### run.sh
#!/bin/bash
# the make line also repeats each setting of config.mk as NAME=value (left out here)
make -C /OpenROAD-flow-scripts/flow DESIGN_CONFIG=/design/flow/config.mk WORK_HOME=/design/flow/orfs CLKGATE_MAP_FILE= finish
### config.mk
export PLATFORM = sky130hd
export DESIGN_NAME = alu_top
export DESIGN_NICKNAME = alu_top
export VERILOG_FILES = /design/flow/design.v
export SDC_FILE = /design/flow/constraint.sdc
export NUM_CORES = 4
export LEC_CHECK = 0
export CAP_MARGIN = 20
export CORE_MARGIN = 2
export CORE_UTILIZATION = 22
export PLACE_DENSITY = 0.6
export SLEW_MARGIN = 20
### constraint.sdc
create_clock -name core_clock -period 8.13 [get_ports {clk}]
set_input_delay 1.6260 -clock core_clock [delete_from_list [all_inputs] [get_ports {clk}]]
set_output_delay 1.6260 -clock core_clock [all_outputs]
set_load 0.01 [all_outputs]
### design.v
`timescale 1ns / 1ps
module alu_top (
    input  logic        clk,
    input  logic [31:0] op1,
    input  logic [31:0] op2,
    input  logic [3:0]  alu_ctrl,
    output logic [31:0] alu_result,
    output logic        zero
    );
logic [31:0] op1_q;
logic [31:0] op2_q;
logic [3:0]  alu_ctrl_q;
logic [31:0] result_d;
logic        zero_d;
always_ff @(posedge clk)
begin
    op1_q      <= op1;
    op2_q      <= op2;
    alu_ctrl_q <= alu_ctrl;
    alu_result <= result_d;
    zero       <= zero_d;
end
alu computation (
    .op1(op1_q),
    .op2(op2_q),
    .alu_ctrl(alu_ctrl_q),
    .alu_result(result_d),
    .zero(zero_d)
    );
endmodule

`timescale 1ns / 1ps
module alu (
    input logic [31:0] op1,
    input logic [31:0] op2,
    input logic [3:0] alu_ctrl,
    output logic [31:0] alu_result,
    output logic zero
    );
logic [31:0]add_result;
logic [31:0]sub_result;
logic [31:0]and_result;
logic [31:0]or_result;
logic [31:0]xor_result;
logic [31:0]sll_result;
logic [31:0]srl_result;
logic [31:0]sra_result;
logic [31:0]slt_result;
logic [31:0]sltu_result;
assign add_result = op1 + op2 ;
assign sub_result = op1 - op2 ;
assign or_result  = op1 | op2 ; 
assign and_result = op1 & op2 ;
assign xor_result  = op1 ^ op2 ;
assign sll_result  = op1 << op2 ;
assign srl_result  = op1 >> op2 ;
assign sra_result  = $signed(op1) >>> op2 ;
assign slt_result  = ($signed(op1) < $signed(op2)) ? 1 : 0 ;
assign sltu_result  = (op1 < op2) ? 1 : 0 ;
always@(*)
begin
    case(alu_ctrl)
       4'b0000: alu_result = add_result ;
       4'b1000: alu_result = sub_result ;
       4'b0001: alu_result = sll_result ;
       4'b0010: alu_result = slt_result ;
       4'b0011: alu_result = sltu_result ;
       4'b0100: alu_result = xor_result ;
       4'b0101: alu_result = srl_result ;
       4'b1101: alu_result = sra_result ;
       4'b0110: alu_result = or_result ;
       4'b0111: alu_result = and_result ;
       default: alu_result = 32'b0 ;
    endcase
end
assign zero = (alu_result == 0)? 1 : 0 ;    
endmodule
==> results of run 1 <==
## layout make-up
type	instances	area, um2	share of cell area [%]
Sequential cell	101	2040	14.2
Inverter	98	368	2.56
Tap cell	748	936	6.50
Clock inverter	7	86.3	0.600
Clock buffer	9	225	1.57
Antenna cell	1	2.50	0.0174
Timing Repair Buffer	149	1370	9.55
Multi-Input combinational cell	1297	9360	65.0
## metal layers
metal / track usage, % / vias up / wire length, um
met5: 0 / - / 26
met1: 31.4 / 6981 / 28900
met2: 36.5 / 911 / 30100
met4: 11.1 / 4 / 3450
met3: 4.20 / 150 / 5980
li1: - / 6164 / -
## metrics by stage
| stage | cell area [um2] | setup WS, ns | cells | hold slack, ns | utilization (%) |
|---|---|---|---|---|---|
| floorplan | 12300 | 2.72 | 1631 | 0.675 | - |
| global placement | 14100 | 1.93 | 2392 | 0.941 | 25.5 |
| detailed placement | 14100 | 1.92 | 2393 | 0.938 | 25.5 |
| CTS | 14400 | 1.86 | 2409 | 0.962 | 26.1 |
| global route | 14400 | 1.48 | 2409 | 1.01 | 26.1 |
| finish | 14400 | 1.73 | 2410 | 0.987 | 26.1 |
==> impl_metrics.py, run 1 <==
# Auto-generated metrics
metrics = {
    "status": {
        "outcome": "timing/DRC/antenna clean",
    },
    "floorplanning": {
        "coreArea_um2": 55200,
        "die_w_um": 240,
        "fp-utilization_pct": 22.3,
        "io_pins": 102,
        "die.size.y_um": 240,
        "num_rows": 86,
        "die_area_um2": 57800,
    },
    "setup_path": {
        "path_class": "flip-flop to flip-flop",
        "crit_required_ns": 8.47,
        "critical-path-max-stage-delay_ns": 0.71,
        "startpoint": "op2_q[5]",
        "cp_cell_sequence": "buf_4 -> clkinv_1 -> ha_1 -> inv_1 -> a2111oi_0 -> a211oi_1 -> nor3_1 -> xnor2_1 -> o22ai_1 -> nand4b_1 -> or4b_2 -> or4_1 -> or4_1 -> or4b_1 -> nor3_2",
        "cp.arrival_ns": 6.74,
        "start_kind": "flip-flop",
        "r2r_start": "op2_q[5]",
        "path_depth": 15,
        "r2r_slack_ns": 1.73,
        "crit_buf_inv": 3,
        "worstSetupEndpointType": "flip-flop",
        "r2r_cells": 15,
        "critical-path-top-delay-family": "simple AND/OR/NAND/NOR gates",
        "critPathMostFrequentCell": "or4_1",
        "rr_endpoint": "zero",
        "critPathSlowestCell": "a2111oi_0",
        "worstSetupEndpoint": "zero",
        "critPathMaxFanout": 17,
    },
    "logic_synthesis": {
        "yosysWarningCount": 2,
        "top_area_share_pct": 16.4,
        "yosys.area_share.simple_pct": 19.5,
        "topCellsByArea": "dfxtp_1 16%, ha_1 9.9%, mux4_2 7.7%",
        "synth.largest_area_cell": "dfxtp_1",
        "netlist_area_um2": 12300,
        "syn_inst": 1631,
        "ys_sh_xor_pct": 1.50,
        "top_cell": "nor2_1",
        "flop_cell": "dfxtp_1",
        "fp_nets": 1799,
        "yosys_cells": 1631,
        "synthAoiAreaFrac_pct": 30.4,
        "top_cells_by_count": "157 x nor2_1, 133 x a21oi_1, 124 x nand2_1",
        "synthArstFlopShare_pct": 0,
        "avgSynthCellArea_um2": 7.54,
        "ys_sh_adder_pct": 10.2,
        "mux_area_share_pct": 14.4,
        "yosysChipArea_um2": 12300,
        "logic_family": "AND-OR/OR-AND gates",
        "synth_flops": 101,
        "synth.distinct_cells": 87,
        "ys_seq_share_pct": 16.4,
        "edf_count": 0,
    },
    "power_and_ir_drop": {
        "cellInternalPower_mw": 1.08,
        "power.net_switching_uw": 799,
        "total_power_mw": 1.88,
        "pg_comb_uw": 777,
        "switching_share_pct": 42.5,
        "p_per_area_nw_per_um2": 131,
        "clock_power_uw": 500,
        "irDropWorstVdd_uv": 91.0,
        "power.share.clock_pct": 26.6,
        "comb_power_share_pct": 41.3,
        "power_leader": "combinational logic",
        "seqPwrFrac_pct": 32.1,
        "leakagePower_nw": 5.46,
        "powerSeq_uw": 604,
    },
    "timing": {
        "rsz0062_at_grt": "no",
        "fmax_mhz": 156,
        "slew_viol_final": 0,
        "hold_viol_final": 0,
        "fin_crit_ns": 6.40,
        "fin_skew_ns": 0.0165,
        "finalCritPeriodShare_pct": 78.7,
        "finalSetupViolCount": 0,
        "finalSetupTns_ns": 0,
        "tightest_slew_ns": 1.06,
        "relSlewSlack_pct": 28.9,
    },
    "global_route": {
        "grt_first_pass_wirelength_mm": 98.1,
        "grt_pass1_vias": 13600,
        "antenna_found_initial": 3,
        "grt_max_degree": 68,
        "grtUsageTotal_pct": 23.5,
        "grt-ovfl-total": 0,
    },
    "detailed_routing": {
        "drc": 0,
        "wire_per_inst_um": 28.4,
        "drtPass1Iterations": 6,
        "drt-vias-per-instance": 5.90,
        "ant_nets": 0,
        "vias": 14200,
        "wirelength_mm": 68.5,
        "initialDrtViolationCount": 1858,
    },
    "clock_tree": {
        "cts_hold_buf": 0,
        "cts_resized": 0,
        "cts_sinks": 101,
        "worstSkewPairLatency_ns": 0.42,
        "htreeDepth": 3,
        "cts_setup_buffers": 0,
        "cts_tree": "done",
        "path_clk_slew_ns": 0.08,
        "cts-root-buf": "clkbuf_16",
        "cts.path.max_buffers": 2,
        "numCtsBuffers": 9,
    },
    "layout": {
        "nNetsFinal": 1824,
        "area_delta_synth_final_pct": 17.0,
        "fill_cells": 5980,
    },
    "worst_hold_path": {
        "hold_depth": 3,
        "min_to": "alu_result[19]",
        "hp-start": "op2_q[5]",
        "hold_class": "flip-flop to flip-flop",
    },
    "job": {
        "warnings": 91,
        "maxCapViolCount": 0,
    },
    "placement": {
        "gp_congestion": 1.08,
        "hpwl_mm": 52.9,
        "io_buffers": 101,
    },
}
==> run 2, diff against run 1 <==
- ABC_AREA: default -> 1
- CAP_MARGIN: 20 -> 40
- CORE_ASPECT_RATIO: default -> 1.33
- CORE_UTILIZATION: 22 -> 72
- CTS_CLUSTER_DIAMETER: default -> 267
- CTS_CLUSTER_SIZE: default -> 98
- PLACE_DENSITY: 0.6 -> 0.42
- clock period: 8.13 -> 3.54 ns (I/O delays scaled with it)
==> impl_metrics.py, run 2 <==
# Metrics from the implementation run
metrics = {
    "status": {
        "outcome": "aborted with a tool error",
        "lastStage": "5_1_grt",
        "error": "[ERROR GRT-0116] Global routing finished with congestion. Check the congestion regions in the DRC Viewer.",
    },
    "logic_synthesis": {
        "synthAoiAreaFrac_pct": 16.0,
        "yosys.area_share.simple_pct": 47.2,
        "avgSynthCellArea_um2": 5.57,
        "synth.distinct_cells": 53,
        "ys_sh_xor_pct": 0.422,
        "top_cell": "nand2_1",
        "ys_sh_adder_pct": 10.1,
        "topCellsByArea": "nand2_1 22%, dfxtp_1 16%, nand3_1 16%",
        "synthArstFlopShare_pct": 0,
        "yosysChipArea_um2": 12500,
        "edf_count": 0,
        "synth_flops": 101,
        "top_area_share_pct": 21.6,
        "logic_family": "simple AND/OR/NAND/NOR gates",
        "netlist_area_um2": 12500,
        "fp_nets": 2405,
        "syn_inst": 2237,
        "yosys_cells": 2237,
        "ys_seq_share_pct": 16.2,
        "flop_cell": "dfxtp_1",
        "mux_area_share_pct": 0,
        "top_cells_by_count": "718 x nand2_1, 388 x nand3_1, 190 x nor2_1",
        "synth.largest_area_cell": "nand2_1",
        "yosysWarningCount": 2,
    },
    "global_route": {
        "grt-ovfl-total": 3,
        "grtUsageTotal_pct": 61.1,
    },
    "floorplanning": {
        "die_area_um2": 18400,
        "die.size.y_um": 156,
        "num_rows": 55,
        "fp-utilization_pct": 73.3,
        "coreArea_um2": 17000,
        "io_pins": 102,
        "die_w_um": 118,
    },
    "clock_tree": {
        "cts-root-buf": "clkbuf_16",
        "cts_hold_buf": 0,
        "numCtsBuffers": 9,
        "cts_resized": 0,
        "cts_sinks": 101,
        "htreeDepth": 3,
        "cts.path.max_buffers": 2,
        "cts_setup_buffers": 0,
    },
    "placement": {
        "dpl.cell_count": 2520,
        "hpwl_mm": 40.8,
        "io_buffers": 101,
        "pre_cts_slack_ns": 0.0608,
        "gp_congestion": 1.28,
        "postPlaceCellArea_um2": 13700,
    },
}
[run 2: layer usage]
layer  global-route usage (%)  GRT overflow
met5                     3.80             0
met4                     64.1             3
met3                     36.3             0
met2                     84.4             0
met1                     60.8             0
[run 2: stage by stage]
stage / hold WS [ns] / power (mW)
3_5_place_dp: 0.820 / 2.92
3_3_place_gp: 0.798 / 2.87
4_1_cts: 0.759 / 3.98
2_1_floorplan: 0.619 / 2.33
==> run 3, diff against run 2 <==
- CAP_MARGIN: 40 -> 20
- CORE_ASPECT_RATIO: 1.33 -> default
- CORE_UTILIZATION: 72 -> 71
- CTS_CLUSTER_DIAMETER: 267 -> 385
- CTS_CLUSTER_SIZE: 98 -> default
- PLACE_DENSITY: 0.42 -> 0.6
- SETUP_SLACK_MARGIN: default -> 0.19
- clock period: 3.54 -> 1.34 ns (I/O delays scaled with it)
==> impl_metrics.py, run 3 <==
# Metrics from the implementation run
metrics = {
    "status": {
        "outcome": "aborted with a tool error",
        "lastStage": "3_5_place_dp",
        "error": "[ERROR DPL-0033] detailed placement checks failed during check placement.",
    },
    "logic_synthesis": {
        "synth.largest_area_cell": "nand2_1",
        "top_cells_by_count": "718 x nand2_1, 388 x nand3_1, 190 x nor2_1",
        "ys_sh_adder_pct": 10.1,
        "ys_sh_xor_pct": 0.422,
        "flop_cell": "dfxtp_1",
        "yosys.area_share.simple_pct": 47.2,
        "yosys_cells": 2237,
        "yosysChipArea_um2": 12500,
        "yosysWarningCount": 2,
        "synthAoiAreaFrac_pct": 16.0,
        "mux_area_share_pct": 0,
        "synth.distinct_cells": 53,
        "topCellsByArea": "nand2_1 22%, dfxtp_1 16%, nand3_1 16%",
        "avgSynthCellArea_um2": 5.57,
        "logic_family": "simple AND/OR/NAND/NOR gates",
        "synth_flops": 101,
        "top_cell": "nand2_1",
        "synthArstFlopShare_pct": 0,
        "ys_seq_share_pct": 16.2,
        "edf_count": 0,
        "netlist_area_um2": 12500,
        "syn_inst": 2237,
        "fp_nets": 2405,
        "top_area_share_pct": 21.6,
    },
    "floorplanning": {
        "coreArea_um2": 17200,
        "die_area_um2": 18600,
        "fp-utilization_pct": 72.3,
        "io_pins": 102,
        "die_w_um": 136,
        "num_rows": 48,
        "die.size.y_um": 136,
    },
    "placement": {
        "io_buffers": 101,
        "gp_congestion": 1.31,
    },
}
[run 3: metrics by stage]
| stage | setup slack (ns) | std cells | power (mW) |
|---|---|---|---|
| floorplan | -1.34 | 2237 | 6.28 |
| global placement | -1.64 | 2923 | 8.82 |
==> run 4, diff against run 3 <==
- ABC_AREA: 1 -> 0
- CAP_MARGIN: 20 -> 40
- CORE_ASPECT_RATIO: default -> 0.5
- CORE_UTILIZATION: 71 -> 62
- CTS_CLUSTER_DIAMETER: 385 -> 261
- CTS_CLUSTER_SIZE: default -> 100
- HOLD_SLACK_MARGIN: default -> 0.23
- MIN_ROUTING_LAYER: default -> met1
- PLACE_DENSITY: 0.6 -> 0.65
- SETUP_SLACK_MARGIN: 0.19 -> -0.06
- TNS_END_PERCENT: default -> 40
- clock period: 1.34 -> 8.94 ns (I/O delays scaled with it)
==> impl_metrics.py, run 4 <==
# Auto-generated metrics
metrics = {
    "status": {
        "outcome": "timing/DRC/antenna clean",
    },
    "global_route": {
        "grt_first_pass_wirelength_mm": 85.2,
        "grtUsageTotal_pct": 53.9,
        "grt_max_degree": 76,
        "antenna_found_initial": 1,
        "grt-ovfl-total": 0,
        "grt_pass1_vias": 13600,
    },
    "power_and_ir_drop": {
        "leakagePower_nw": 5.40,
        "clock_power_uw": 426,
        "p_per_area_nw_per_um2": 123,
        "irDropWorstVdd_uv": 109,
        "switching_share_pct": 41.9,
        "power.share.clock_pct": 25.2,
        "pg_comb_uw": 721,
        "powerSeq_uw": 544,
        "cellInternalPower_uw": 982,
        "comb_power_share_pct": 42.7,
        "seqPwrFrac_pct": 32.1,
        "power.net_switching_uw": 709,
        "power_leader": "combinational logic",
    },
    "detailed_routing": {
        "drtPass1Iterations": 14,
        "drt-vias-per-instance": 7.95,
        "wire_per_inst_um": 30.7,
        "wirelength_mm": 58.8,
        "ant_nets": 0,
        "drc": 0,
        "vias": 15200,
        "initialDrtViolationCount": 3809,
    },
    "logic_synthesis": {
        "fp_nets": 1799,
        "avgSynthCellArea_um2": 7.54,
        "ys_seq_share_pct": 16.4,
        "logic_family": "AND-OR/OR-AND gates",
        "syn_inst": 1631,
        "yosys_cells": 1631,
        "netlist_area_um2": 12300,
        "topCellsByArea": "dfxtp_1 16%, ha_1 9.9%, mux4_2 7.7%",
        "yosysChipArea_um2": 12300,
        "mux_area_share_pct": 14.4,
        "top_cells_by_count": "157 x nor2_1, 133 x a21oi_1, 124 x nand2_1",
        "top_area_share_pct": 16.4,
        "synth.distinct_cells": 87,
        "synthArstFlopShare_pct": 0,
        "synth_flops": 101,
        "yosys.area_share.simple_pct": 19.5,
        "synthAoiAreaFrac_pct": 30.4,
        "flop_cell": "dfxtp_1",
        "yosysWarningCount": 2,
        "ys_sh_xor_pct": 1.50,
        "top_cell": "nor2_1",
        "synth.largest_area_cell": "dfxtp_1",
        "ys_sh_adder_pct": 10.2,
        "edf_count": 0,
    },
    "timing": {
        "finalCritPeriodShare_pct": 70.2,
        "finalWorstSetupSlack_ns": 2.67,
        "tightest_slew_ns": 1.30,
        "fin_crit_ns": 6.27,
        "fin_skew_ns": 0.0149,
        "rsz0062_at_grt": "no",
        "fmax_mhz": 159,
        "finalSetupTns_ns": 0,
        "slew_viol_final": 0,
        "hold_viol_final": 0,
        "finalSetupViolCount": 0,
        "relSlewSlack_pct": 13.3,
    },
    "floorplanning": {
        "coreArea_um2": 19500,
        "die_area_um2": 21000,
        "fp-utilization_pct": 63.2,
        "die.size.y_um": 104,
        "io_pins": 102,
        "num_rows": 36,
        "die_w_um": 203,
    },
    "setup_path": {
        "start_kind": "flip-flop",
        "critical-path-max-stage-delay_ns": 0.66,
        "r2r_start": "op2_q[2]",
        "cp.arrival_ns": 6.58,
        "path_depth": 13,
        "critPathSlowestCell": "dfxtp_4",
        "r2r_cells": 13,
        "startpoint": "op2_q[2]",
        "critPathMostFrequentCell": "or4_1",
        "worstSetupEndpointType": "flip-flop",
        "crit_buf_inv": 1,
        "rr_endpoint": "zero",
        "cp_cell_sequence": "buf_4 -> mux2_2 -> mux4_2 -> o32ai_2 -> nor4_1 -> a311oi_1 -> or4b_4 -> or4_1 -> or3_1 -> or4_1 -> or4_1 -> or4b_1 -> nor3_2",
        "crit_required_ns": 9.25,
        "worstSetupEndpoint": "zero",
        "critPathMaxFanout": 57,
        "critical-path-top-delay-family": "simple AND/OR/NAND/NOR gates",
        "path_class": "flip-flop to flip-flop",
        "r2r_slack_ns": 2.67,
    },
    "clock_tree": {
        "cts_sinks": 101,
        "cts.path.max_buffers": 2,
        "htreeDepth": 3,
        "path_clk_slew_ns": 0.07,
        "cts_resized": 0,
        "numCtsBuffers": 9,
        "cts_tree": "done",
        "cts_setup_buffers": 0,
        "worstSkewPairLatency_ns": 0.40,
        "cts_hold_buf": 0,
        "cts-root-buf": "clkbuf_16",
    },
    "layout": {
        "nNetsFinal": 1811,
        "seq_area_um2": 2030,
        "fin_util_pct": 70.5,
        "fin_cells": 1916,
        "area_delta_synth_final_pct": 11.5,
        "final_area_um2": 13700,
        "fill_cells": 1623,
        "mi_logic_area_um2": 9360,
    },
    "job": {
        "maxCapViolCount": 0,
        "warnings": 93,
    },
    "worst_hold_path": {
        "hold_depth": 3,
        "min_to": "alu_result[19]",
        "hold_class": "flip-flop to flip-flop",
        "hp-start": "op2_q[5]",
    },
    "placement": {
        "gp_congestion": 1.22,
        "dpl.cell_count": 1894,
        "pre_cts_slack_ns": 2.88,
        "io_buffers": 101,
        "hpwl_mm": 43.1,
        "postPlaceCellArea_um2": 13300,
    },
}
## run 4: routing by layer
layer / GRT usage (%) / part of all wire [%] / vias up
li1: - / - / 6141
met4: 27.0 / 7.2 / 10
met2: 70.0 / 37 / 1696
met5: 9.05 / 0.39 / -
met1: 68.4 / 35 / 6932
met3: 32.0 / 20 / 452
## run 4: stage by stage
step	total power, mW	hold WS, ns
floorplan	0.954	0.675
global placement	1.19	0.868
detailed placement	1.20	0.873
CTS	1.63	0.893
global route	1.72	0.980
finish	1.69	0.931
## run 4: final cells by class
class	instances	share of cell area, %
antenna	2	0.0365
clock buffer	9	1.64
clock inverter	7	0.584
inverter	98	2.68
multi-input combinational	1297	68.2
sequential	101	14.8
tap	266	2.43
timing repair buffer	136	9.55
==> run 5, diff against run 4 <==
- ABC_AREA: 0 -> default
- CAP_MARGIN: 40 -> 5
- CORE_ASPECT_RATIO: 0.5 -> default
- CORE_UTILIZATION: 62 -> 72
- CTS_CLUSTER_DIAMETER: 261 -> 94
- CTS_CLUSTER_SIZE: 100 -> 34
- HOLD_SLACK_MARGIN: 0.23 -> default
- MIN_ROUTING_LAYER: met1 -> default
- SETUP_SLACK_MARGIN: -0.06 -> default
- TNS_END_PERCENT: 40 -> default
- clock period: 8.94 -> 3.73 ns (I/O delays scaled with it)
==> impl_metrics.py, run 5 <==
# Metrics from the implementation run
metrics = {
    "logic_synthesis": {
        "synthArstFlopShare_pct": 0,
        "yosys.area_share.simple_pct": 19.5,
        "netlist_area_um2": 12300,
        "synth_flops": 101,
        "fp_nets": 1799,
        "ys_seq_share_pct": 16.4,
        "synth.largest_area_cell": "dfxtp_1",
        "yosysWarningCount": 2,
        "syn_inst": 1631,
        "top_cells_by_count": "157 x nor2_1, 133 x a21oi_1, 124 x nand2_1",
        "synthAoiAreaFrac_pct": 30.4,
        "ys_sh_adder_pct": 10.2,
        "logic_family": "AND-OR/OR-AND gates",
        "topCellsByArea": "dfxtp_1 16%, ha_1 9.9%, mux4_2 7.7%",
        "yosys_cells": 1631,
        "synth.distinct_cells": 87,
        "edf_count": 0,
        "yosysChipArea_um2": 12300,
        "mux_area_share_pct": 14.4,
        "flop_cell": "dfxtp_1",
        "top_area_share_pct": 16.4,
        "top_cell": "nor2_1",
        "ys_sh_xor_pct": 1.50,
        "avgSynthCellArea_um2": 7.54,
    },
    "placement": {
        "io_buffers": 101,
        "gp_congestion": 1.45,
    },
    "floorplanning": {
        "num_rows": 47,
        "die.size.y_um": 135,
        "die_w_um": 135,
        "coreArea_um2": 16600,
        "io_pins": 102,
        "die_area_um2": 18100,
        "fp-utilization_pct": 73.9,
    },
    "status": {
        "error": "[ERROR DPL-0038] Utilization greater than 100%, impossible to legalize",
        "outcome": "aborted with a tool error",
        "lastStage": "3_5_place_dp",
    },
}
[run 5: stage by stage]
step | hold WS, ns | area (um2) | cells | setup TNS [ns] | worst slack [ns]
global placement | 0.895 | 17100 | 2343 | -1.06 | -0.997
floorplan | 0.675 | 12500 | 1631 | -0.848 | -0.848
==> run 6, diff against run 5 <==
- ABC_AREA: default -> 1
- CAP_MARGIN: 5 -> 20
- CORE_ASPECT_RATIO: default -> 1.43
- CTS_CLUSTER_DIAMETER: 94 -> 329
- CTS_CLUSTER_SIZE: 34 -> 99
- PLACE_DENSITY: 0.65 -> 0.38
- TNS_END_PERCENT: default -> 15
- clock period: 3.73 -> 6.47 ns (I/O delays scaled with it)
==> impl_metrics.py, run 6 <==
# Metrics from the implementation run
metrics = {
    "clock_tree": {
        "cts.path.max_buffers": 2,
        "cts_resized": 0,
        "numCtsBuffers": 9,
        "cts-root-buf": "clkbuf_16",
        "cts_setup_buffers": 0,
        "htreeDepth": 3,
        "cts_sinks": 101,
        "cts_hold_buf": 0,
    },
    "logic_synthesis": {
        "yosysWarningCount": 2,
        "synth_flops": 101,
        "fp_nets": 2405,
        "edf_count": 0,
        "ys_seq_share_pct": 16.2,
        "yosysChipArea_um2": 12500,
        "synthArstFlopShare_pct": 0,
        "top_area_share_pct": 21.6,
        "ys_sh_xor_pct": 0.422,
        "yosys_cells": 2237,
        "mux_area_share_pct": 0,
        "avgSynthCellArea_um2": 5.57,
        "syn_inst": 2237,
        "logic_family": "simple AND/OR/NAND/NOR gates",
        "topCellsByArea": "nand2_1 22%, dfxtp_1 16%, nand3_1 16%",
        "top_cell": "nand2_1",
        "netlist_area_um2": 12500,
        "synth.distinct_cells": 53,
        "ys_sh_adder_pct": 10.1,
        "synth.largest_area_cell": "nand2_1",
        "synthAoiAreaFrac_pct": 16.0,
        "flop_cell": "dfxtp_1",
        "yosys.area_share.simple_pct": 47.2,
        "top_cells_by_count": "718 x nand2_1, 388 x nand3_1, 190 x nor2_1",
    },
    "floorplanning": {
        "coreArea_um2": 17000,
        "die.size.y_um": 161,
        "fp-utilization_pct": 73.4,
        "die_w_um": 114,
        "num_rows": 57,
        "die_area_um2": 18400,
        "io_pins": 102,
    },
    "placement": {
        "pre_cts_slack_ns": 2.18,
        "gp_congestion": 1.33,
        "hpwl_mm": 40.0,
        "io_buffers": 101,
    },
    "global_route": {
        "grt-ovfl-total": 3,
        "grtUsageTotal_pct": 61.8,
    },
    "status": {
        "error": "[ERROR GRT-0116] Global routing finished with congestion. Check the congestion regions in the DRC Viewer.",
        "outcome": "aborted with a tool error",
        "lastStage": "5_1_grt",
    },
}
-- run 6: through the flow --
stage	area (um2)	instances	power, mW
after floorplan	12500	2237	1.28
after global placement	13400	2452	1.55
after detailed placement	13400	2452	1.57
after CTS	13700	2468	2.12
-- run 6: metal layers --
metal / global-route usage [%] / overflow
met1: 64.4 / 0
met2: 83.4 / 1
met3: 38.6 / 0
met4: 57.0 / 2
met5: 6.67 / 0
==> run 7, diff against run 6 <==
- ABC_AREA: 1 -> 0
- CAP_MARGIN: 20 -> 35
- CELL_PAD_IN_SITES_DETAIL_PLACEMENT: default -> 1
- CELL_PAD_IN_SITES_GLOBAL_PLACEMENT: default -> 2
- CORE_ASPECT_RATIO: 1.43 -> 1.47
- CORE_UTILIZATION: 72 -> 45
- CTS_CLUSTER_DIAMETER: 329 -> default
- CTS_CLUSTER_SIZE: 99 -> default
- MIN_ROUTING_LAYER: default -> met1
- PLACE_DENSITY: 0.38 -> 0.41
- SETUP_SLACK_MARGIN: default -> 0.38
- TNS_END_PERCENT: 15 -> default
- clock period: 6.47 -> 7.0 ns (I/O delays scaled with it)
==> impl_metrics.py, run 7 <==
# Auto-generated metrics
metrics = {
    "clock_tree": {
        "cts_setup_buffers": 0,
        "cts_tree": "done",
        "htreeDepth": 3,
        "worstSkewPairLatency_ns": 0.40,
        "numCtsBuffers": 9,
        "cts_hold_buf": 0,
        "cts_resized": 0,
        "cts_sinks": 101,
        "path_clk_slew_ns": 0.08,
        "cts-root-buf": "clkbuf_16",
        "cts.path.max_buffers": 2,
    },
    "placement": {
        "dpl.cell_count": 1979,
        "pre_cts_slack_ns": 1.21,
        "gp_congestion": 1.20,
        "io_buffers": 101,
        "hpwl_mm": 51.5,
    },
    "logic_synthesis": {
        "synth.distinct_cells": 87,
        "edf_count": 0,
        "top_area_share_pct": 16.4,
        "netlist_area_um2": 12300,
        "synthAoiAreaFrac_pct": 30.4,
        "top_cell": "nor2_1",
        "ys_sh_xor_pct": 1.50,
        "yosysWarningCount": 2,
        "yosys_cells": 1631,
        "logic_family": "AND-OR/OR-AND gates",
        "ys_seq_share_pct": 16.4,
        "top_cells_by_count": "157 x nor2_1, 133 x a21oi_1, 124 x nand2_1",
        "synth_flops": 101,
        "yosys.area_share.simple_pct": 19.5,
        "yosysChipArea_um2": 12300,
        "avgSynthCellArea_um2": 7.54,
        "topCellsByArea": "dfxtp_1 16%, ha_1 9.9%, mux4_2 7.7%",
        "ys_sh_adder_pct": 10.2,
        "syn_inst": 1631,
        "synthArstFlopShare_pct": 0,
        "mux_area_share_pct": 14.4,
        "synth.largest_area_cell": "dfxtp_1",
        "flop_cell": "dfxtp_1",
        "fp_nets": 1799,
    },
    "timing": {
        "rsz0062_at_grt": "no",
        "finalWorstSetupSlack_ns": 0.948,
        "tightest_slew_ns": 0.986,
        "relSlewSlack_pct": 34.0,
        "finalSetupViolCount": 0,
        "hold_viol_final": 0,
        "fmax_mhz": 165,
        "finalCritPeriodShare_pct": 86.5,
        "slew_viol_final": 0,
        "fin_crit_ns": 6.05,
        "fin_skew_ns": 0.0154,
        "finalSetupTns_ns": 0,
    },
    "worst_hold_path": {
        "hold_class": "flip-flop to flip-flop",
        "hp-start": "op2_q[5]",
        "min_to": "alu_result[8]",
        "hold_depth": 5,
    },
    "detailed_routing": {
        "vias": 14700,
        "initialDrtViolationCount": 1661,
        "ant_nets": 0,
        "drt-vias-per-instance": 7.38,
        "wirelength_mm": 66.9,
        "wire_per_inst_um": 33.5,
        "drc": 0,
        "drtPass1Iterations": 5,
    },
    "setup_path": {
        "worstSetupEndpoint": "zero",
        "critical-path-top-delay-family": "simple AND/OR/NAND/NOR gates",
        "cp.arrival_ns": 6.36,
        "r2r_start": "op2_q[5]",
        "critPathMaxFanout": 17,
        "start_kind": "flip-flop",
        "cp_cell_sequence": "buf_4 -> clkinv_1 -> ha_1 -> inv_1 -> a2111oi_0 -> a211oi_1 -> nor3_1 -> xnor2_1 -> o22ai_1 -> nand4b_1 -> or4b_2 -> or4_1 -> or4_1 -> or4b_1 -> nor3_2",
        "crit_buf_inv": 3,
        "worstSetupEndpointType": "flip-flop",
        "path_depth": 15,
        "critPathMostFrequentCell": "or4_1",
        "r2r_cells": 15,
        "crit_required_ns": 7.31,
        "path_class": "flip-flop to flip-flop",
        "critical-path-max-stage-delay_ns": 0.70,
        "critPathSlowestCell": "or4b_2",
        "startpoint": "op2_q[5]",
        "rr_endpoint": "zero",
        "r2r_slack_ns": 0.95,
    },
    "global_route": {
        "grtUsageTotal_pct": 45.8,
        "grt_pass1_vias": 14700,
        "grt-ovfl-total": 0,
        "antenna_found_initial": 2,
        "grt_first_pass_wirelength_mm": 96.5,
        "grt_max_degree": 68,
    },
    "power_and_ir_drop": {
        "clock_power_uw": 551,
        "p_per_area_nw_per_um2": 156,
        "pg_comb_uw": 917,
        "cellInternalPower_mw": 1.23,
        "comb_power_share_pct": 42.4,
        "power.net_switching_uw": 930,
        "power_leader": "combinational logic",
        "leakagePower_nw": 5.44,
        "seqPwrFrac_pct": 32.2,
        "total_power_mw": 2.16,
        "power.share.clock_pct": 25.4,
        "irDropWorstVdd_uv": 131,
        "switching_share_pct": 43.0,
        "powerSeq_uw": 697,
    },
    "floorplanning": {
        "die.size.y_um": 204,
        "die_w_um": 140,
        "fp-utilization_pct": 45.6,
        "num_rows": 73,
        "io_pins": 102,
        "die_area_um2": 28700,
        "coreArea_um2": 26900,
    },
    "layout": {
        "area_delta_synth_final_pct": 12.7,
        "nNetsFinal": 1822,
        "fin_cells": 1997,
    },
    "status": {
        "outcome": "timing/DRC/antenna clean",
    },
    "job": {
        "warnings": 93,
        "maxCapViolCount": 0,
    },
}
==> run 7: layout make-up <==
class                           instances  area, um2
Fill cell                            3354      13100
Multi-Input combinational cell       1297       9380
Sequential cell                       101       2040
Timing Repair Buffer                  147       1350
Tap cell                              337        422
Inverter                               98        368
Clock buffer                           10        239
Clock inverter                          6       62.6
Antenna cell                            1       2.50
==> run 7: stage by stage <==
stage	utilization (%)	cell area (um2)	hold WS, ns
floorplan	-	12300	0.675
global placement	50.3	13500	0.925
finish	51.4	13900	0.993
detailed placement	50.3	13500	0.937
global route	51.4	13900	1.01
CTS	51.4	13800	0.960
==> run 7: layer usage <==
layer	vias to the layer above	track usage, %	share of wire [%]
li1	6179	-	-
met1	7166	50.1	34
met2	1027	76.8	46
met3	364	7.85	8.5
met4	0	39.0	11
met5	-	0	0
==> run 8, diff against run 7 <==
- ABC_AREA: 0 -> 1
- CAP_MARGIN: 35 -> 20
- CELL_PAD_IN_SITES_DETAIL_PLACEMENT: 1 -> default
- CELL_PAD_IN_SITES_GLOBAL_PLACEMENT: 2 -> default
- CORE_ASPECT_RATIO: 1.47 -> default
- CORE_UTILIZATION: 45 -> 71
- CTS_CLUSTER_SIZE: default -> 10
- MIN_ROUTING_LAYER: met1 -> default
- PLACE_DENSITY: 0.41 -> 0.6
- SETUP_SLACK_MARGIN: 0.38 -> 0.19
- clock period: 7.0 -> 1.31 ns (I/O delays scaled with it)
==> impl_metrics.py, run 8 <==
# Metrics from the implementation run
metrics = {
    "status": {
        "outcome": "aborted with a tool error",
        "lastStage": "3_5_place_dp",
        "error": "[ERROR DPL-0033] detailed placement checks failed during check placement.",
    },
    "logic_synthesis": {
        "top_cells_by_count": "718 x nand2_1, 388 x nand3_1, 190 x nor2_1",
        "synthAoiAreaFrac_pct": 16.0,
        "yosys_cells": 2237,
        "synth.largest_area_cell": "nand2_1",
        "ys_sh_xor_pct": 0.422,
        "top_cell": "nand2_1",
        "edf_count": 0,
        "synth.distinct_cells": 53,
        "syn_inst": 2237,
        "topCellsByArea": "nand2_1 22%, dfxtp_1 16%, nand3_1 16%",
        "mux_area_share_pct": 0,
        "synthArstFlopShare_pct": 0,
        "netlist_area_um2": 12500,
        "synth_flops": 101,
        "flop_cell": "dfxtp_1",
        "ys_sh_adder_pct": 10.1,
        "yosys.area_share.simple_pct": 47.2,
        "yosysWarningCount": 2,
        "ys_seq_share_pct": 16.2,
        "fp_nets": 2405,
        "yosysChipArea_um2": 12500,
        "logic_family": "simple AND/OR/NAND/NOR gates",
        "top_area_share_pct": 21.6,
        "avgSynthCellArea_um2": 5.57,
    },
    "floorplanning": {
        "die_w_um": 136,
        "io_pins": 102,
        "num_rows": 48,
        "fp-utilization_pct": 72.3,
        "die.size.y_um": 136,
        "coreArea_um2": 17200,
        "die_area_um2": 18600,
    },
    "placement": {
        "gp_congestion": 1.31,
        "io_buffers": 101,
    },
}
## run 8: stage by stage
step	total power [mW]	instance area, um2	hold slack, ns	setup TNS [ns]
global placement	9.02	17100	0.702	-41.73
floorplan	6.42	12800	0.290	-29.93
==> run 9, diff against run 8 <==
- ABC_AREA: 1 -> default
- CORE_ASPECT_RATIO: default -> 0.5
- CORE_UTILIZATION: 71 -> 62
- SETUP_SLACK_MARGIN: 0.19 -> default
- clock period: 1.31 -> 7.0 ns (I/O delays scaled with it)
==> impl_metrics.py, run 9 <==
# Auto-generated metrics
metrics = {
    "setup_path": {
        "r2r_start": "op2_q[1]",
        "critical-path-top-delay-family": "simple AND/OR/NAND/NOR gates",
        "path_class": "flip-flop to flip-flop",
        "path_depth": 11,
        "startpoint": "op2_q[1]",
        "crit_buf_inv": 1,
        "r2r_cells": 11,
        "critical-path-max-stage-delay_ns": 1.05,
        "crit_required_ns": 7.32,
        "start_kind": "flip-flop",
        "critPathSlowestCell": "a2111oi_0",
        "worstSetupEndpoint": "zero",
        "cp_cell_sequence": "buf_4 -> mux4_2 -> o21ai_0 -> or2_2 -> a31oi_1 -> a2111oi_0 -> nand3_1 -> or4_1 -> or4_1 -> or4b_1 -> nor3_2",
        "r2r_slack_ns": 0.93,
        "critPathMaxFanout": 59,
        "cp.arrival_ns": 6.39,
        "rr_endpoint": "zero",
        "critPathMostFrequentCell": "or4_1",
        "worstSetupEndpointType": "flip-flop",
    },
    "job": {
        "warnings": 93,
        "maxCapViolCount": 0,
    },
    "timing": {
        "finalWorstSetupSlack_ns": 0.925,
        "fin_skew_ns": 0.0201,
        "fin_crit_ns": 6.07,
        "finalSetupTns_ns": 0,
        "fmax_mhz": 165,
        "relSlewSlack_pct": 8.77,
        "finalSetupViolCount": 0,
        "finalCritPeriodShare_pct": 86.8,
        "slew_viol_final": 0,
        "rsz0062_at_grt": "no",
        "hold_viol_final": 0,
        "tightest_slew_ns": 1.33,
    },
    "clock_tree": {
        "cts_tree": "done",
        "path_clk_slew_ns": 0.07,
        "cts_resized": 0,
        "cts-root-buf": "clkbuf_16",
        "cts.path.max_buffers": 2,
        "cts_sinks": 101,
        "worstSkewPairLatency_ns": 0.40,
        "htreeDepth": 3,
        "cts_hold_buf": 0,
        "numCtsBuffers": 9,
        "cts_setup_buffers": 0,
    },
    "logic_synthesis": {
        "synthAoiAreaFrac_pct": 30.4,
        "ys_sh_xor_pct": 1.50,
        "synth.distinct_cells": 87,
        "yosysChipArea_um2": 12300,
        "ys_sh_adder_pct": 10.2,
        "netlist_area_um2": 12300,
        "mux_area_share_pct": 14.4,
        "synth_flops": 101,
        "yosysWarningCount": 2,
        "synth.largest_area_cell": "dfxtp_1",
        "synthArstFlopShare_pct": 0,
        "syn_inst": 1631,
        "fp_nets": 1799,
        "topCellsByArea": "dfxtp_1 16%, ha_1 9.9%, mux4_2 7.7%",
        "edf_count": 0,
        "yosys_cells": 1631,
        "logic_family": "AND-OR/OR-AND gates",
        "yosys.area_share.simple_pct": 19.5,
        "flop_cell": "dfxtp_1",
        "top_cell": "nor2_1",
        "top_cells_by_count": "157 x nor2_1, 133 x a21oi_1, 124 x nand2_1",
        "ys_seq_share_pct": 16.4,
        "avgSynthCellArea_um2": 7.54,
        "top_area_share_pct": 16.4,
    },
    "floorplanning": {
        "die.size.y_um": 104,
        "fp-utilization_pct": 63.2,
        "die_area_um2": 21000,
        "die_w_um": 203,
        "io_pins": 102,
        "num_rows": 36,
        "coreArea_um2": 19500,
    },
    "detailed_routing": {
        "initialDrtViolationCount": 3675,
        "wirelength_mm": 58.3,
        "ant_nets": 0,
        "vias": 15300,
        "wire_per_inst_um": 30.4,
        "drt-vias-per-instance": 7.98,
        "drc": 0,
        "drtPass1Iterations": 12,
    },
    "placement": {
        "hpwl_mm": 43.6,
        "io_buffers": 101,
        "gp_congestion": 1.25,
        "pre_cts_slack_ns": 1.18,
    },
    "power_and_ir_drop": {
        "powerSeq_uw": 701,
        "power_leader": "combinational logic",
        "clock_power_uw": 555,
        "p_per_area_nw_per_um2": 158,
        "pg_comb_uw": 908,
        "comb_power_share_pct": 42.0,
        "seqPwrFrac_pct": 32.4,
        "cellInternalPower_mw": 1.25,
        "switching_share_pct": 42.0,
        "power.net_switching_uw": 910,
        "irDropWorstVdd_uv": 160,
        "power.share.clock_pct": 25.6,
        "leakagePower_nw": 5.41,
    },
    "global_route": {
        "grt_pass1_vias": 13800,
        "antenna_found_initial": 2,
        "grt_max_degree": 60,
        "grtUsageTotal_pct": 53.8,
        "grt-ovfl-total": 0,
        "grt_first_pass_wirelength_mm": 85.5,
    },
    "layout": {
        "mi_logic_area_um2": 9360,
        "seq_area_um2": 2030,
        "area_delta_synth_final_pct": 11.6,
        "fill_cells": 1591,
        "nNetsFinal": 1815,
    },
    "worst_hold_path": {
        "hold_class": "flip-flop to flip-flop",
        "hold_depth": 3,
        "hp-start": "op2_q[5]",
        "min_to": "alu_result[24]",
    },
    "status": {
        "outcome": "timing/DRC/antenna clean",
    },
}
## run 9: per-stage QoR
| stage | power [mW] | instance area [um2] | std cells | util (%) | hold slack [ns] |
|---|---|---|---|---|---|
| finish | 2.16 | 13700 | 1920 | 70.5 | 0.978 |
| CTS | 2.09 | 13700 | 1918 | 70.5 | 0.887 |
| floorplan | 1.22 | 12300 | 1631 | - | 0.675 |
| global route | 2.20 | 13700 | 1918 | 70.5 | 0.956 |
| detailed placement | 1.54 | 13400 | 1902 | 68.9 | 0.860 |
| global placement | 1.52 | 13400 | 1902 | 68.9 | 0.870 |
## run 9: layout make-up
class	count	share of cell area (%)
inverter	98	2.68
antenna	2	0.0365
clock buffer	10	1.67
clock inverter	6	0.556
multi-input combinational	1297	68.2
timing repair buffer	140	9.59
tap	266	2.43
sequential	101	14.8
## run 9: metal layers
| metal | up-vias | GRT usage [%] | share of wire [%] |
|---|---|---|---|
| met2 | 1697 | 70.2 | 36 |
| met1 | 6937 | 69.6 | 36 |
| met3 | 508 | 30.2 | 20 |
| met4 | 10 | 26.4 | 7.5 |
| met5 | - | 5.71 | 0.34 |
| li1 | 6166 | - | - |
==> run 10, diff against run 9 <==
- ABC_AREA: default -> 0
- CAP_MARGIN: 20 -> 40
- CORE_ASPECT_RATIO: 0.5 -> default
- CORE_UTILIZATION: 62 -> 17
- CTS_CLUSTER_SIZE: 10 -> default
- HOLD_SLACK_MARGIN: default -> 0.23
- MIN_ROUTING_LAYER: default -> met1
- PLACE_DENSITY: 0.6 -> default
- PLACE_DENSITY_LB_ADDON: default -> 0.24
- SETUP_SLACK_MARGIN: default -> -0.06
- clock period: 7.0 -> 8.94 ns (I/O delays scaled with it)
==> impl_metrics.py, run 10 <==
# Auto-generated metrics
metrics = {
    "clock_tree": {
        "htreeDepth": 3,
        "cts_hold_buf": 0,
        "cts.path.max_buffers": 2,
        "cts_setup_buffers": 0,
        "numCtsBuffers": 9,
        "cts_sinks": 101,
        "cts_resized": 0,
        "worstSkewPairLatency_ns": 0.41,
        "cts_tree": "done",
        "path_clk_slew_ns": 0.07,
        "cts-root-buf": "clkbuf_16",
    },
    "floorplanning": {
        "io_pins": 102,
        "die.size.y_um": 273,
        "num_rows": 98,
        "die_area_um2": 74500,
        "die_w_um": 273,
        "fp-utilization_pct": 17.2,
        "coreArea_um2": 71600,
    },
    "layout": {
        "nNetsFinal": 1824,
        "area_delta_synth_final_pct": 19.3,
    },
    "placement": {
        "gp_congestion": 0.980,
        "pre_cts_slack_ns": 2.51,
        "io_buffers": 101,
        "hpwl_mm": 56.6,
    },
    "detailed_routing": {
        "initialDrtViolationCount": 1592,
        "drc": 0,
        "drt-vias-per-instance": 5.33,
        "wirelength_mm": 72.1,
        "drtPass1Iterations": 5,
        "antenna_cells": 0,
        "ant_nets": 0,
        "wire_per_inst_um": 27.6,
        "vias": 13900,
    },
    "global_route": {
        "antenna_found_initial": 2,
        "grt_first_pass_wirelength_mm": 103,
        "grtUsageTotal_pct": 19.0,
        "grt_pass1_vias": 13500,
        "grt-ovfl-total": 0,
        "grt_max_degree": 60,
    },
    "logic_synthesis": {
        "synth.largest_area_cell": "dfxtp_1",
        "ys_seq_share_pct": 16.4,
        "fp_nets": 1799,
        "ys_sh_xor_pct": 1.50,
        "mux_area_share_pct": 14.4,
        "synthAoiAreaFrac_pct": 30.4,
        "top_cells_by_count": "157 x nor2_1, 133 x a21oi_1, 124 x nand2_1",
        "top_cell": "nor2_1",
        "synthArstFlopShare_pct": 0,
        "yosys.area_share.simple_pct": 19.5,
        "synth.distinct_cells": 87,
        "flop_cell": "dfxtp_1",
        "syn_inst": 1631,
        "yosys_cells": 1631,
        "logic_family": "AND-OR/OR-AND gates",
        "yosysChipArea_um2": 12300,
        "avgSynthCellArea_um2": 7.54,
        "topCellsByArea": "dfxtp_1 16%, ha_1 9.9%, mux4_2 7.7%",
        "top_area_share_pct": 16.4,
        "yosysWarningCount": 2,
        "synth_flops": 101,
        "edf_count": 0,
        "ys_sh_adder_pct": 10.2,
        "netlist_area_um2": 12300,
    },
    "timing": {
        "slew_viol_final": 0,
        "finalCritPeriodShare_pct": 75.1,
        "rsz0062_at_grt": "no",
        "fin_crit_ns": 6.72,
        "fin_skew_ns": 0.0218,
        "finalSetupTns_ns": 0,
        "whs_ns": 0.955,
        "hold_viol_final": 0,
        "tightest_slew_ns": 0.944,
        "fmax_mhz": 149,
        "finalSetupViolCount": 0,
        "finalWorstSetupSlack_ns": 2.22,
        "relSlewSlack_pct": 36.7,
    },
    "power_and_ir_drop": {
        "switching_share_pct": 40.9,
        "leakagePower_nw": 5.48,
        "seqPwrFrac_pct": 31.9,
        "power.net_switching_uw": 708,
        "irDropWorstVdd_uv": 95.4,
        "comb_power_share_pct": 41.2,
        "cellInternalPower_mw": 1.02,
        "clock_power_uw": 465,
        "p_per_area_nw_per_um2": 118,
        "power.share.clock_pct": 26.9,
        "pg_comb_uw": 713,
        "powerSeq_uw": 553,
        "power_leader": "combinational logic",
        "total_power_mw": 1.73,
    },
    "setup_path": {
        "crit_required_ns": 9.26,
        "path_depth": 14,
        "start_kind": "flip-flop",
        "critPathMostFrequentCell": "or4_1",
        "startpoint": "op2_q[5]",
        "crit_buf_inv": 2,
        "path_class": "flip-flop to flip-flop",
        "critical-path-top-delay-family": "simple AND/OR/NAND/NOR gates",
        "worstSetupEndpointType": "flip-flop",
        "worstSetupEndpoint": "zero",
        "critPathMaxFanout": 17,
        "rr_endpoint": "zero",
        "r2r_start": "op2_q[5]",
        "r2r_slack_ns": 2.22,
        "critPathSlowestCell": "dfxtp_1",
        "critical-path-max-stage-delay_ns": 0.88,
        "cp_cell_sequence": "clkinv_1 -> ha_1 -> inv_1 -> a2111oi_0 -> a211oi_1 -> nor3_1 -> xnor2_1 -> o22ai_1 -> nand4b_1 -> or4b_2 -> or4_1 -> or4_1 -> or4b_1 -> nor3_2",
        "r2r_cells": 14,
        "cp.arrival_ns": 7.04,
    },
    "worst_hold_path": {
        "hold_depth": 6,
        "hp-start": "alu_ctrl_q[0]",
        "min_to": "alu_result[4]",
        "hold_class": "flip-flop to flip-flop",
    },
    "job": {
        "warnings": 91,
        "maxCapViolCount": 0,
    },
    "status": {
        "outcome": "timing/DRC/antenna clean",
    },
}
==> run 10: final cells by class <==
cell class / count / area (um2)
Clock buffer: 10 / 250
Clock inverter: 5 / 82.6
Fill cell: 8076 / 56900
Inverter: 98 / 368
Multi-Input combinational cell: 1297 / 9360
Sequential cell: 101 / 2040
Tap cell: 950 / 1190
Timing Repair Buffer: 149 / 1390
==> run 10: per-layer routing <==
metal / up-vias / wire length [um] / track usage (%)
met3: 102 / 4780 / 2.67
met2: 650 / 32700 / 30.4
li1: 6168 / - / -
met5: - / 0 / 0
met4: 0 / 2340 / 6.63
met1: 7003 / 32300 / 26.0
==> run 10: metrics by stage <==
| step | area (um2) | cells | util [%] |
|---|---|---|---|
| after floorplan | 12300 | 1631 | - |
| after global placement | 14200 | 2585 | 19.9 |
| after detailed placement | 14300 | 2592 | 20.0 |
| after CTS | 14600 | 2607 | 20.4 |
| after global routing | 14700 | 2610 | 20.5 |
| final | 14700 | 2610 | 20.5 |
==> run 11, diff against run 10 <==
- ABC_AREA: 0 -> 1
- CAP_MARGIN: 40 -> 20
- CORE_MARGIN: 2 -> 4
- CORE_UTILIZATION: 17 -> 39
- CTS_CLUSTER_DIAMETER: default -> 202
- CTS_CLUSTER_SIZE: default -> 72
- HOLD_SLACK_MARGIN: 0.23 -> default
- MIN_ROUTING_LAYER: met1 -> default
- PLACE_DENSITY_LB_ADDON: 0.24 -> default
- SETUP_SLACK_MARGIN: -0.06 -> default
- TNS_END_PERCENT: default -> 50
- clock period: 8.94 -> 9.53 ns (I/O delays scaled with it)
==> impl_metrics.py, run 11 <==
# Auto-generated metrics
metrics = {
    "detailed_routing": {
        "drtPass1Iterations": 6,
        "ant_nets": 0,
        "wire_per_inst_um": 24.3,
        "drt-vias-per-instance": 6.02,
        "initialDrtViolationCount": 2250,
        "wirelength_mm": 65.2,
        "antenna_cells": 0,
        "drc": 0,
        "vias": 16100,
    },
    "floorplanning": {
        "coreArea_um2": 31600,
        "die_area_um2": 34900,
        "fp-utilization_pct": 39.5,
        "num_rows": 65,
        "die.size.y_um": 187,
        "io_pins": 102,
        "die_w_um": 187,
    },
    "setup_path": {
        "worstSetupEndpointType": "flip-flop",
        "critical-path-top-delay-family": "AND-OR/OR-AND gates",
        "critical-path-max-stage-delay_ns": 0.54,
        "crit_buf_inv": 4,
        "cp.arrival_ns": 4.61,
        "path_depth": 18,
        "worstSetupEndpoint": "zero",
        "startpoint": "op2_q[4]",
        "critPathSlowestCell": "a211oi_1",
        "path_class": "flip-flop to flip-flop",
        "r2r_cells": 18,
        "cp_cell_sequence": "buf_4 -> inv_1 -> buf_4 -> ha_1 -> inv_2 -> a21o_1 -> a21oi_1 -> nand2_1 -> o21ai_0 -> a21oi_1 -> a211oi_1 -> o21ai_0 -> nand3b_1 -> nor2_1 -> nand2_1 -> nor2_1 -> nand2_1 -> nor2_1",
        "crit_required_ns": 9.84,
        "r2r_slack_ns": 5.24,
        "critPathMaxFanout": 26,
        "rr_endpoint": "zero",
        "start_kind": "flip-flop",
        "r2r_start": "op2_q[4]",
    },
    "clock_tree": {
        "cts-root-buf": "clkbuf_16",
        "cts_resized": 0,
        "cts_sinks": 101,
        "cts.path.max_buffers": 2,
        "htreeDepth": 3,
        "path_clk_slew_ns": 0.08,
        "cts_setup_buffers": 0,
        "numCtsBuffers": 9,
        "cts_hold_buf": 0,
        "worstSkewPairLatency_ns": 0.38,
        "cts_tree": "done",
    },
    "power_and_ir_drop": {
        "power_leader": "combinational logic",
        "cellInternalPower_uw": 836,
        "powerSeq_uw": 492,
        "pg_comb_uw": 644,
        "clock_power_uw": 373,
        "seqPwrFrac_pct": 32.6,
        "leakagePower_nw": 6.87,
        "total_power_mw": 1.51,
        "irDropWorstVdd_uv": 93.8,
        "power.net_switching_uw": 673,
        "p_per_area_nw_per_um2": 108,
        "switching_share_pct": 44.6,
        "comb_power_share_pct": 42.7,
        "power.share.clock_pct": 24.7,
    },
    "worst_hold_path": {
        "min_to": "alu_result[0]",
        "hold_depth": 4,
        "hold_class": "flip-flop to flip-flop",
        "hp-start": "alu_ctrl_q[1]",
    },
    "layout": {
        "area_delta_synth_final_pct": 12.4,
        "nNetsFinal": 2439,
        "fin_cells": 2678,
    },
    "global_route": {
        "antenna_found_initial": 1,
        "grt_max_degree": 65,
        "grt_first_pass_wirelength_mm": 94.8,
        "grt-ovfl-total": 0,
        "grtUsageTotal_pct": 35.7,
        "grt_pass1_vias": 14500,
    },
    "logic_synthesis": {
        "ys_sh_adder_pct": 10.1,
        "synth.distinct_cells": 53,
        "top_area_share_pct": 21.6,
        "flop_cell": "dfxtp_1",
        "topCellsByArea": "nand2_1 22%, dfxtp_1 16%, nand3_1 16%",
        "netlist_area_um2": 12500,
        "top_cell": "nand2_1",
        "synthAoiAreaFrac_pct": 16.0,
        "top_cells_by_count": "718 x nand2_1, 388 x nand3_1, 190 x nor2_1",
        "avgSynthCellArea_um2": 5.57,
        "synth_flops": 101,
        "yosysChipArea_um2": 12500,
        "logic_family": "simple AND/OR/NAND/NOR gates",
        "synthArstFlopShare_pct": 0,
        "fp_nets": 2405,
        "ys_seq_share_pct": 16.2,
        "yosys_cells": 2237,
        "yosysWarningCount": 2,
        "synth.largest_area_cell": "nand2_1",
        "edf_count": 0,
        "ys_sh_xor_pct": 0.422,
        "mux_area_share_pct": 0,
        "syn_inst": 2237,
        "yosys.area_share.simple_pct": 47.2,
    },
    "timing": {
        "fin_skew_ns": 0.00990,
        "rsz0062_at_grt": "no",
        "finalSetupTns_ns": 0,
        "slew_viol_final": 0,
        "finalSetupViolCount": 0,
        "whs_ns": 0.737,
        "finalCritPeriodShare_pct": 45.0,
        "tightest_slew_ns": 1.07,
        "hold_viol_final": 0,
        "relSlewSlack_pct": 27.1,
        "fin_crit_ns": 4.29,
        "finalWorstSetupSlack_ns": 5.24,
        "fmax_mhz": 233,
    },
    "placement": {
        "io_buffers": 101,
        "gp_congestion": 1.03,
        "dpl.cell_count": 2661,
        "hpwl_mm": 52.8,
        "pre_cts_slack_ns": 5.40,
    },
    "job": {
        "maxCapViolCount": 0,
        "warnings": 91,
    },
    "status": {
        "outcome": "timing/DRC/antenna clean",
    },
}
-- run 11: through the flow --
stage	instance area, um2	utilization, %
floorplan	12500	-
global placement	13700	43.4
detailed placement	13700	43.4
CTS	14000	44.3
global route	14000	44.4
finish	14000	44.4
-- run 11: cell type report --
type / instances / area (um2)
fill: 3550 / 17600
multi-input combinational: 1824 / 9200
sequential: 101 / 2030
timing repair buffer: 128 / 1220
inverter: 207 / 777
tap: 402 / 503
clock buffer: 9 / 225
clock inverter: 7 / 55.1
-- run 11: per-layer routing --
| layer | routed length, um | GRT usage (%) | vias up | part of all wire [%] |
|---|---|---|---|---|
| met4 | 3540 | 17.0 | 2 | 5.4 |
| met3 | 7420 | 8.45 | 126 | 11 |
| met2 | 25500 | 49.2 | 1021 | 39 |
| met5 | 11 | 0 | - | 0.017 |
| li1 | - | - | 7476 | - |
| met1 | 28600 | 51.9 | 7500 | 44 |
==> run 12, diff against run 11 <==
- ABC_AREA: 1 -> 0
- CAP_MARGIN: 20 -> 40
- CELL_PAD_IN_SITES_GLOBAL_PLACEMENT: default -> 2
- CORE_MARGIN: 4 -> 10
- CORE_UTILIZATION: 39 -> 23
- CTS_CLUSTER_DIAMETER: 202 -> 298
- CTS_CLUSTER_SIZE: 72 -> 100
- GPL_ROUTABILITY_DRIVEN: default -> 0
- HOLD_SLACK_MARGIN: default -> 0.23
- MIN_ROUTING_LAYER: default -> met1
- PLACE_DENSITY: default -> 0.82
- SETUP_SLACK_MARGIN: default -> -0.06
- TNS_END_PERCENT: 50 -> 40
- clock period: 9.53 -> 8.94 ns (I/O delays scaled with it)
==> impl_metrics.py, run 12 <==
# Auto-generated metrics
metrics = {
    "detailed_routing": {
        "antenna_cells": 0,
        "wirelength_mm": 63.2,
        "drtPass1Iterations": 12,
        "vias": 14100,
        "wire_per_inst_um": 27.1,
        "ant_nets": 0,
        "initialDrtViolationCount": 2202,
        "drc": 0,
        "drt-vias-per-instance": 6.05,
    },
    "power_and_ir_drop": {
        "leakagePower_nw": 5.39,
        "total_power_mw": 1.67,
        "clock_power_uw": 425,
        "power.net_switching_uw": 689,
        "cellInternalPower_uw": 976,
        "seqPwrFrac_pct": 32.8,
        "pg_comb_uw": 694,
        "power_leader": "combinational logic",
        "p_per_area_nw_per_um2": 117,
        "comb_power_share_pct": 41.6,
        "irDropWorstVdd_uv": 103,
        "powerSeq_uw": 547,
        "switching_share_pct": 41.4,
        "power.share.clock_pct": 25.5,
    },
    "setup_path": {
        "critPathSlowestCell": "dfxtp_1",
        "path_class": "flip-flop to flip-flop",
        "worstSetupEndpoint": "zero",
        "cp_cell_sequence": "clkinv_1 -> ha_1 -> inv_1 -> a2111oi_0 -> a211oi_1 -> nor3_1 -> xnor2_1 -> o22ai_1 -> nand4b_1 -> or4b_2 -> or4_1 -> or4_1 -> or4b_1 -> nor3_2",
        "startpoint": "op2_q[5]",
        "r2r_slack_ns": 2.57,
        "critical-path-max-stage-delay_ns": 0.84,
        "worstSetupEndpointType": "flip-flop",
        "r2r_cells": 14,
        "crit_required_ns": 9.28,
        "rr_endpoint": "zero",
        "path_depth": 14,
        "critPathMaxFanout": 17,
        "crit_buf_inv": 2,
        "start_kind": "flip-flop",
        "r2r_start": "op2_q[5]",
        "cp.arrival_ns": 6.71,
        "critPathMostFrequentCell": "or4_1",
        "critical-path-top-delay-family": "simple AND/OR/NAND/NOR gates",
    },
    "timing": {
        "fmax_mhz": 157,
        "finalSetupTns_ns": 0,
        "finalSetupViolCount": 0,
        "tightest_slew_ns": 1.01,
        "finalCritPeriodShare_pct": 71.3,
        "fin_skew_ns": 0.0173,
        "fin_crit_ns": 6.37,
        "rsz0062_at_grt": "no",
        "relSlewSlack_pct": 32.0,
        "slew_viol_final": 0,
        "hold_viol_final": 0,
    },
    "floorplanning": {
        "die_area_um2": 63100,
        "fp-utilization_pct": 23.3,
        "coreArea_um2": 52800,
        "num_rows": 84,
        "io_pins": 102,
        "die.size.y_um": 251,
        "die_w_um": 251,
    },
    "clock_tree": {
        "worstSkewPairLatency_ns": 0.41,
        "cts.path.max_buffers": 2,
        "cts_tree": "done",
        "htreeDepth": 3,
        "path_clk_slew_ns": 0.08,
        "cts_setup_buffers": 0,
        "cts_resized": 0,
        "cts-root-buf": "clkbuf_16",
        "numCtsBuffers": 9,
        "cts_sinks": 101,
        "cts_hold_buf": 0,
    },
    "logic_synthesis": {
        "yosysChipArea_um2": 12300,
        "topCellsByArea": "dfxtp_1 16%, ha_1 9.9%, mux4_2 7.7%",
        "top_cell": "nor2_1",
        "mux_area_share_pct": 14.4,
        "edf_count": 0,
        "synthAoiAreaFrac_pct": 30.4,
        "netlist_area_um2": 12300,
        "syn_inst": 1631,
        "ys_sh_xor_pct": 1.50,
        "yosys.area_share.simple_pct": 19.5,
        "yosysWarningCount": 2,
        "yosys_cells": 1631,
        "synth_flops": 101,
        "synth.largest_area_cell": "dfxtp_1",
        "top_area_share_pct": 16.4,
        "logic_family": "AND-OR/OR-AND gates",
        "avgSynthCellArea_um2": 7.54,
        "top_cells_by_count": "157 x nor2_1, 133 x a21oi_1, 124 x nand2_1",
        "synthArstFlopShare_pct": 0,
        "fp_nets": 1799,
        "synth.distinct_cells": 87,
        "ys_seq_share_pct": 16.4,
        "ys_sh_adder_pct": 10.2,
        "flop_cell": "dfxtp_1",
    },
    "global_route": {
        "grtUsageTotal_pct": 19.3,
        "grt_pass1_vias": 13700,
        "grt-ovfl-total": 0,
        "grt_first_pass_wirelength_mm": 92.4,
        "antenna_found_initial": 2,
        "grt_max_degree": 68,
    },
    "layout": {
        "final_area_um2": 14200,
        "fin_util_pct": 26.9,
        "area_delta_synth_final_pct": 15.5,
        "nNetsFinal": 1810,
        "fin_cells": 2334,
    },
    "placement": {
        "hpwl_mm": 47.9,
        "postPlaceCellArea_um2": 13900,
        "dpl.cell_count": 2317,
        "io_buffers": 101,
    },
    "worst_hold_path": {
        "hold_depth": 4,
        "hold_class": "flip-flop to flip-flop",
        "hp-start": "op2_q[3]",
        "min_to": "alu_result[10]",
    },
    "job": {
        "maxCapViolCount": 0,
        "warnings": 91,
    },
    "status": {
        "outcome": "timing/DRC/antenna clean",
    },
}
## run 12: area by class of cell
cell class,count,area [um2]
Tap cell,688,861
Multi-Input combinational cell,1297,9360
Sequential cell,101,2040
Inverter,98,368
Clock buffer,10,229
Clock inverter,5,58.8
Timing Repair Buffer,135,1300
Fill cell,5764,38600
## run 12: routing by layer
metal	part of all wire (%)	track usage, %	vias to the layer above	wire length, um
met4	6.0	10.3	2	3810
met2	43	29.5	966	27000
met3	11	6.09	250	7180
met1	40	23.7	6765	25100
li1	-	-	6137	-
met5	0.10	0.308	-	64
## run 12: metrics by stage
step / setup WS, ns / hold WS, ns
2_1_floorplan: 3.53 / 0.675
3_3_place_gp: 2.82 / 0.934
3_5_place_dp: 2.81 / 0.937
4_1_cts: 2.76 / 0.945
5_1_grt: 2.38 / 1.00
6_report: 2.57 / 0.972
==> run 13, diff against run 12 <==
- ABC_AREA: 0 -> default
- CAP_MARGIN: 40 -> 20
- CELL_PAD_IN_SITES_GLOBAL_PLACEMENT: 2 -> 1
- CORE_MARGIN: 10 -> 8
- CORE_UTILIZATION: 23 -> 40
- CTS_CLUSTER_DIAMETER: 298 -> default
- CTS_CLUSTER_SIZE: 100 -> default
- GPL_ROUTABILITY_DRIVEN: 0 -> default
- HOLD_SLACK_MARGIN: 0.23 -> default
- MIN_ROUTING_LAYER: met1 -> default
- PLACE_DENSITY: 0.82 -> default
- SETUP_SLACK_MARGIN: -0.06 -> default
- TNS_END_PERCENT: 40 -> default
- clock period: 8.94 -> 9.1 ns (I/O delays scaled with it)
==> impl_metrics.py, run 13 <==
# Auto-generated metrics
metrics = {
    "status": {
        "outcome": "timing/DRC/antenna clean",
    },
    "power_and_ir_drop": {
        "p_per_area_nw_per_um2": 116,
        "irDropWorstVdd_uv": 94.5,
        "comb_power_share_pct": 42.4,
        "switching_share_pct": 41.4,
        "powerSeq_uw": 535,
        "clock_power_uw": 388,
        "power_leader": "combinational logic",
        "cellInternalPower_uw": 940,
        "seqPwrFrac_pct": 33.4,
        "leakagePower_nw": 5.38,
        "power.net_switching_uw": 664,
        "pg_comb_uw": 680,
        "power.share.clock_pct": 24.2,
    },
    "global_route": {
        "grtUsageTotal_pct": 33.8,
        "grt_pass1_vias": 13100,
        "grt-ovfl-total": 0,
        "grt_max_degree": 72,
        "antenna_found_initial": 2,
        "grt_first_pass_wirelength_mm": 91.6,
    },
    "logic_synthesis": {
        "mux_area_share_pct": 14.4,
        "topCellsByArea": "dfxtp_1 16%, ha_1 9.9%, mux4_2 7.7%",
        "edf_count": 0,
        "fp_nets": 1799,
        "synth_flops": 101,
        "top_cell": "nor2_1",
        "logic_family": "AND-OR/OR-AND gates",
        "synth.distinct_cells": 87,
        "top_cells_by_count": "157 x nor2_1, 133 x a21oi_1, 124 x nand2_1",
        "ys_seq_share_pct": 16.4,
        "avgSynthCellArea_um2": 7.54,
        "yosysChipArea_um2": 12300,
        "ys_sh_adder_pct": 10.2,
        "synthAoiAreaFrac_pct": 30.4,
        "synthArstFlopShare_pct": 0,
        "ys_sh_xor_pct": 1.50,
        "yosys_cells": 1631,
        "yosysWarningCount": 2,
        "flop_cell": "dfxtp_1",
        "yosys.area_share.simple_pct": 19.5,
        "synth.largest_area_cell": "dfxtp_1",
        "top_area_share_pct": 16.4,
        "netlist_area_um2": 12300,
        "syn_inst": 1631,
    },
    "setup_path": {
        "critPathSlowestCell": "or4b_2",
        "cp.arrival_ns": 6.76,
        "path_depth": 15,
        "worstSetupEndpointType": "flip-flop",
        "r2r_slack_ns": 2.65,
        "start_kind": "flip-flop",
        "path_class": "flip-flop to flip-flop",
        "critPathMaxFanout": 17,
        "crit_buf_inv": 3,
        "rr_endpoint": "zero",
        "crit_required_ns": 9.41,
        "cp_cell_sequence": "buf_4 -> clkinv_1 -> ha_1 -> inv_1 -> a2111oi_0 -> a211oi_1 -> nor3_1 -> xnor2_1 -> o22ai_1 -> nand4b_1 -> or4b_2 -> or4_1 -> or4_1 -> or4b_1 -> nor3_2",
        "critPathMostFrequentCell": "or4_1",
        "startpoint": "op2_q[5]",
        "r2r_cells": 15,
        "critical-path-max-stage-delay_ns": 0.71,
        "r2r_start": "op2_q[5]",
        "critical-path-top-delay-family": "simple AND/OR/NAND/NOR gates",
        "worstSetupEndpoint": "zero",
    },
    "detailed_routing": {
        "ant_nets": 0,
        "drtPass1Iterations": 6,
        "wirelength_mm": 62.9,
        "initialDrtViolationCount": 1933,
        "drc": 0,
        "antenna_cells": 0,
        "wire_per_inst_um": 30.8,
        "vias": 14000,
        "drt-vias-per-instance": 6.85,
    },
    "timing": {
        "tightest_slew_ns": 1.22,
        "fin_crit_ns": 6.45,
        "finalWorstSetupSlack_ns": 2.65,
        "finalCritPeriodShare_pct": 70.9,
        "finalSetupTns_ns": 0,
        "hold_viol_final": 0,
        "rsz0062_at_grt": "no",
        "relSlewSlack_pct": 17.4,
        "fmax_mhz": 155,
        "slew_viol_final": 0,
        "fin_skew_ns": 0.0190,
        "whs_ns": 0.957,
        "finalSetupViolCount": 0,
    },
    "layout": {
        "fin_cells": 2044,
        "fill_cells": 3110,
        "area_delta_synth_final_pct": 12.4,
        "final_area_um2": 13800,
        "nNetsFinal": 1811,
        "mi_logic_area_um2": 9360,
        "seq_area_um2": 2040,
    },
    "clock_tree": {
        "cts_setup_buffers": 0,
        "cts.path.max_buffers": 2,
        "cts_resized": 0,
        "cts_hold_buf": 0,
        "numCtsBuffers": 9,
        "cts-root-buf": "clkbuf_16",
        "worstSkewPairLatency_ns": 0.39,
        "htreeDepth": 3,
        "path_clk_slew_ns": 0.07,
        "cts_tree": "done",
        "cts_sinks": 101,
    },
    "placement": {
        "pre_cts_slack_ns": 2.93,
        "hpwl_mm": 48.7,
        "io_buffers": 101,
        "dpl.cell_count": 2028,
        "gp_congestion": 1.08,
        "postPlaceCellArea_um2": 13500,
    },
    "floorplanning": {
        "die.size.y_um": 191,
        "die_area_um2": 36600,
        "io_pins": 102,
        "die_w_um": 191,
        "num_rows": 64,
        "fp-utilization_pct": 40.4,
        "coreArea_um2": 30400,
    },
    "job": {
        "warnings": 93,
        "maxCapViolCount": 0,
    },
    "worst_hold_path": {
        "min_to": "alu_result[27]",
        "hold_depth": 5,
        "hold_class": "flip-flop to flip-flop",
        "hp-start": "op2_q[26]",
    },
}
run 13: final cells by class:
class	instances	area share, %
Clock buffer	11	1.76
Clock inverter	5	0.308
Inverter	98	2.66
Multi-Input combinational cell	1297	67.8
Sequential cell	101	14.7
Tap cell	396	3.58
Timing Repair Buffer	136	9.20
run 13: per-stage QoR:
stage | utilization, % | total power, mW
floorplan | - | 0.937
global placement | 44.5 | 1.20
detailed placement | 44.5 | 1.20
CTS | 45.4 | 1.59
global route | 45.4 | 1.68
finish | 45.4 | 1.60
run 13: layer usage:
metal	wire (um)	share of wire [%]	track usage (%)
met5	13	0.021	0
met4	2870	4.6	14.9
met3	6690	11	8.41
met2	26500	42	49.8
met1	26900	43	46.1
No activity file was given, so power comes from the tool's default toggle rates.
